## v57
==> flow/design.v (excerpt) <==
module filtro_fir
  #(
    parameter WW_INPUT  = 8,
    parameter WW_OUTPUT = 8
    ) 
   (
    input 			  clk,
    input 			  i_en,
    input 			  i_srst,
    input signed [ WW_INPUT-1:0]  i_data,
    output signed [WW_OUTPUT-1:0] o_data
    );
For scale: about 2100 cells after synthesis, roughly 410 flip-flops, about 19 I/O pins, ~20000 um^2 of cells after synthesis.
export LEC_CHECK = 0
export ABC_AREA = 1
export CAP_MARGIN = 20
export CORE_MARGIN = 2
export CORE_UTILIZATION = 72
export CTS_CLUSTER_DIAMETER = 350
export CTS_CLUSTER_SIZE = 13
export HOLD_SLACK_MARGIN = 0.29
export PLACE_DENSITY_LB_ADDON = 0.16
export SETUP_SLACK_MARGIN = 0.25
export SLEW_MARGIN = 20
export TNS_END_PERCENT = 60
create_clock -name core_clock -period 2.67 [get_ports {clk}]
run.sh (not shown) runs the stock make flow with config.mk's settings and CLKGATE_MAP_FILE=.
From the logs: v57 reached the end of the flow and failed the layout checks with setup timing.
> inputs changed (v57 -> v21)
- CTS_CLUSTER_SIZE: 13 -> 27
- HOLD_SLACK_MARGIN: 0.29 -> unset
- PLACE_DENSITY_LB_ADDON: 0.16 -> 0.01
- CTS_CLUSTER_DIAMETER: 350 -> unset
- SETUP_SLACK_MARGIN: 0.25 -> 0.79
--- outcome ---
The flow completed for v21, but it is not clean: the layout still shows setup timing.
Portion of the clock cycle consumed by the worst path in the final layout, v21 and v57: smaller value in v57
From v57 to v21 the numbers moved as follows: number of vias per cell after detailed routing increased by 0.59% relative to the old numbers, final design area excluding fillers increased by 4.2% relative to the old numbers, detailed-route wire length increased by 3.0 mm relative to the old numbers.
Summary of v21 over v57: detailed-routing wirelength on met1 now sits higher; arrival time of the worst setup path has increased.
Input-level comparison between v8 and v21:
- CTS_CLUSTER_SIZE no longer set, was 27
- CORE_UTILIZATION now 52, was 72
- ABC_AREA no longer set, was 1
- SETUP_SLACK_MARGIN no longer set, was 0.79
- PLACE_DENSITY_LB_ADDON no longer set, was 0.01
- TNS_END_PERCENT no longer set, was 60
- the clock period (ns, I/O delays scaled along) now 4.81, was 2.67
[summary]
Out of v21 and v8, the only run to close with the timing, design-rule and antenna checks passing was v8.
v21: complete, dirty (setup timing)
v8 — aggregate routed wire length 13 mm lower, v21 as reference
Across both runs, sequential share of layout area was higher for v8 than for v21.
v8 ends up with a count of buffers added by post-CTS timing repair for setup that is 22 lower than in v21.
diff inputs: v8 => v27
- an added PLACE_DENSITY_LB_ADDON of 0.21
- an added SETUP_SLACK_MARGIN of 1.02
- an added ABC_AREA of 1
- an added CTS_CLUSTER_SIZE of 29
- a change of CORE_UTILIZATION from 52 to 72
- a change of the clock period (ns, I/O delays scaled along) from 4.81 to 3.92
==> results <==
Relative to v8, fraction of standard cell area that is sequential has decreased by 1.7 points in v27. Going from v8 to v27, via count went up; AND-OR/OR-AND share of the synthesized area went up.
Here is what was changed in the inputs of v34 compared with v27.
- SLEW_MARGIN: 20 -> 35
- SETUP_SLACK_MARGIN: 1.02 -> -0.16
- the clock period (ns, I/O delays scaled along): 3.92 -> 2.92
## What came out
Across v27 and v34, a clean result was obtained everywhere but in v34.
The final report for v34 shows a completed flow and a layout that fails verification, specifically setup timing.
v27 → v34: design area lower; number of cells on the worst reg-to-reg path roughly the same; post-detailed-route wirelength per cell lower.
Summary of v34 over v27: area added between synthesis and finish fell by 0.48 points; final net count climbed 11.

* * *

the baseline:
Starting RTL as in the previous note.
export LEC_CHECK = 0
export CAP_MARGIN = 20
export CELL_PAD_IN_SITES_GLOBAL_PLACEMENT = 3
export CORE_MARGIN = 2
export CORE_UTILIZATION = 40
export CTS_CLUSTER_DIAMETER = 64
export MAX_ROUTING_LAYER = met4
export PLACE_DENSITY_LB_ADDON = 0.11
export SETUP_SLACK_MARGIN = -0.32
export SLEW_MARGIN = 25
export TNS_END_PERCENT = 45
create_clock -name core_clock -period 6.68 [get_ports {clk}]
Both conditions hold for the baseline: the flow ran to the end and the final layout passed the timing, design-rule and antenna checks.
Here is what was changed in the inputs of the candidate compared with the baseline.
- TNS_END_PERCENT removed (was 45)
- PLACE_DENSITY_LB_ADDON removed (was 0.11)
- CORE_UTILIZATION changed from 40 to 57
- SETUP_SLACK_MARGIN removed (was -0.32)
- MAX_ROUTING_LAYER removed (was met4)
- ABC_AREA newly set to 1
- SLEW_MARGIN changed from 25 to 20
- CELL_PAD_IN_SITES_GLOBAL_PLACEMENT removed (was 3)
- CTS_CLUSTER_SIZE newly set to 98
- CTS_CLUSTER_DIAMETER removed (was 64)
- the clock period (ns, I/O delays scaled along) changed from 6.68 to 2.28
[summary]
Complete run, failing final checks: the candidate, reason setup timing.
[compare] base=the baseline new=the candidate: flip-flop count level; overall via count from detail_route moved up; layout-stage area growth over the synthesis result moved up.

* * *

build 95:
Starting RTL as in the previous note.
// filtro_fir
module filtro_fir
  #(
    parameter WW_INPUT  = 8,
    parameter WW_OUTPUT = 8
    ) 
   (
    input 			  clk,
    input 			  i_en,
    input 			  i_srst,
    input signed [ WW_INPUT-1:0]  i_data,
    output signed [WW_OUTPUT-1:0] o_data
    );
==> flow/config.mk <==
export PLATFORM = sky130hd
export DESIGN_NAME = filtro_fir
export DESIGN_NICKNAME = filtro_fir
export VERILOG_FILES = /design/flow/design.v
export SDC_FILE = /design/flow/constraint.sdc
export NUM_CORES = 4
export LEC_CHECK = 0
export CAP_MARGIN = 20
export CELL_PAD_IN_SITES_GLOBAL_PLACEMENT = 3
export CORE_MARGIN = 2
export CORE_UTILIZATION = 40
export MAX_ROUTING_LAYER = met4
export PLACE_DENSITY_LB_ADDON = 0.14
export SLEW_MARGIN = 25
export TNS_END_PERCENT = 45
==> flow/constraint.sdc <==
create_clock -name core_clock -period 6.68 [get_ports {clk}]
set_input_delay 1.3360 -clock core_clock [delete_from_list [all_inputs] [get_ports {clk}]]
set_output_delay 1.3360 -clock core_clock [all_outputs]
set_load 0.01 [all_outputs]
Build 95 reached the end of the flow, and the finished layout is clean on the timing, design-rule and antenna checks.
> inputs changed (build 95 -> build 94)
==> flow/config.mk <==
export PLATFORM = sky130hd
export DESIGN_NAME = filtro_fir
export DESIGN_NICKNAME = filtro_fir
export VERILOG_FILES = /design/flow/design.v
export SDC_FILE = /design/flow/constraint.sdc
export NUM_CORES = 4
export LEC_CHECK = 0
export ABC_AREA = 1
export CAP_MARGIN = 20
export CORE_MARGIN = 2
export CORE_UTILIZATION = 72
export CTS_CLUSTER_SIZE = 29
export SLEW_MARGIN = 20
==> flow/constraint.sdc <==
create_clock -name core_clock -period 2.82 [get_ports {clk}]
set_input_delay 0.5640 -clock core_clock [delete_from_list [all_inputs] [get_ports {clk}]]
set_output_delay 0.5640 -clock core_clock [all_outputs]
set_load 0.01 [all_outputs]
==> results <==
Delta (build 94 minus build 95): synthesized cell count now larger.
Relative to build 95, relative area change from synthesis to final layout has gone up in build 94.
Build 95 has lower utilization than build 94.
In the flow results for build 94 and build 95, the non-clock buffer count is smaller on build 95.
Build 95 reports its worst setup path startpoint as sum_d[1][9]$_DFF_P_ while build 94 reports sum_d[3][8]$_DFF_P_.
Taking build 95 as the reference point, the share of the cycle needed by the critical path after routing of build 94 rises by 61 points.
Complete run, failing final checks: build 94, reason negative setup slack.
> inputs changed (build 94 -> build 80)
-- flow/config.mk --
<<< build 94, line 7
export LEC_CHECK = 0
export ABC_AREA = 1
export CAP_MARGIN = 20
export CORE_MARGIN = 2
export CORE_UTILIZATION = 72
export CTS_CLUSTER_SIZE = 29
export SLEW_MARGIN = 20
>>> build 80, line 7
export LEC_CHECK = 0
export CAP_MARGIN = 20
export CORE_MARGIN = 2
export CORE_UTILIZATION = 40
export SLEW_MARGIN = 20
==> flow/constraint.sdc <==
create_clock -name core_clock -period 5.5 [get_ports {clk}]
set_input_delay 1.1000 -clock core_clock [delete_from_list [all_inputs] [get_ports {clk}]]
set_output_delay 1.1000 -clock core_clock [all_outputs]
set_load 0.01 [all_outputs]
Notes after the runs:
When build 80 is measured against build 94, its accumulated negative setup slack turns out 11.81 ns higher.
Synthesized chip area reported by yosys (build 80 vs. build 94) decreases by a few percent
Between build 80 and build 94, the area share of and/or/nand/nor cells after synthesis is lower for build 80.
For the fraction of the core area occupied by cells at floorplan, build 80 came in 32 points lower than build 94 did.
Diff build 80 and build 94: detailed-routing wirelength on met1 higher in build 94
Build 94 and build 80: one clean run, build 80; the rest did not finish clean.
Build 94 had finished all stages when the layout checks came back failing, citing negative setup slack.
On build 80: cell count after placement is about 2.8% lower than what build 94 gave.
Relative to build 94, count of filler cells inserted in the layout has increased by 2896 in build 80.
The following lists how build 63 was set up differently from build 80:
-- flow/config.mk --
<<< build 80, line 7
export LEC_CHECK = 0
export CAP_MARGIN = 20
export CORE_MARGIN = 2
export CORE_UTILIZATION = 40
export SLEW_MARGIN = 20
>>> build 63, line 7
export LEC_CHECK = 0
export ABC_AREA = 1
export CAP_MARGIN = 15
export CELL_PAD_IN_SITES_DETAIL_PLACEMENT = 1
export CORE_ASPECT_RATIO = 1.32
export CORE_MARGIN = 2
export CORE_UTILIZATION = 45
export CTS_CLUSTER_SIZE = 65
export MAX_ROUTING_LAYER = met4
export PLACE_DENSITY_LB_ADDON = 0.22
export SETUP_SLACK_MARGIN = -0.51
export SLEW_MARGIN = 10
export TNS_END_PERCENT = 35
==> results <==
- No stage failed in build 63, and the final checks on the layout all came back clean.
- Global-route usage: build 63 vs build 80 up 7.2 points
- In the reports for build 80 and build 63, the larger area taken by multi-input logic gates belongs to build 63.
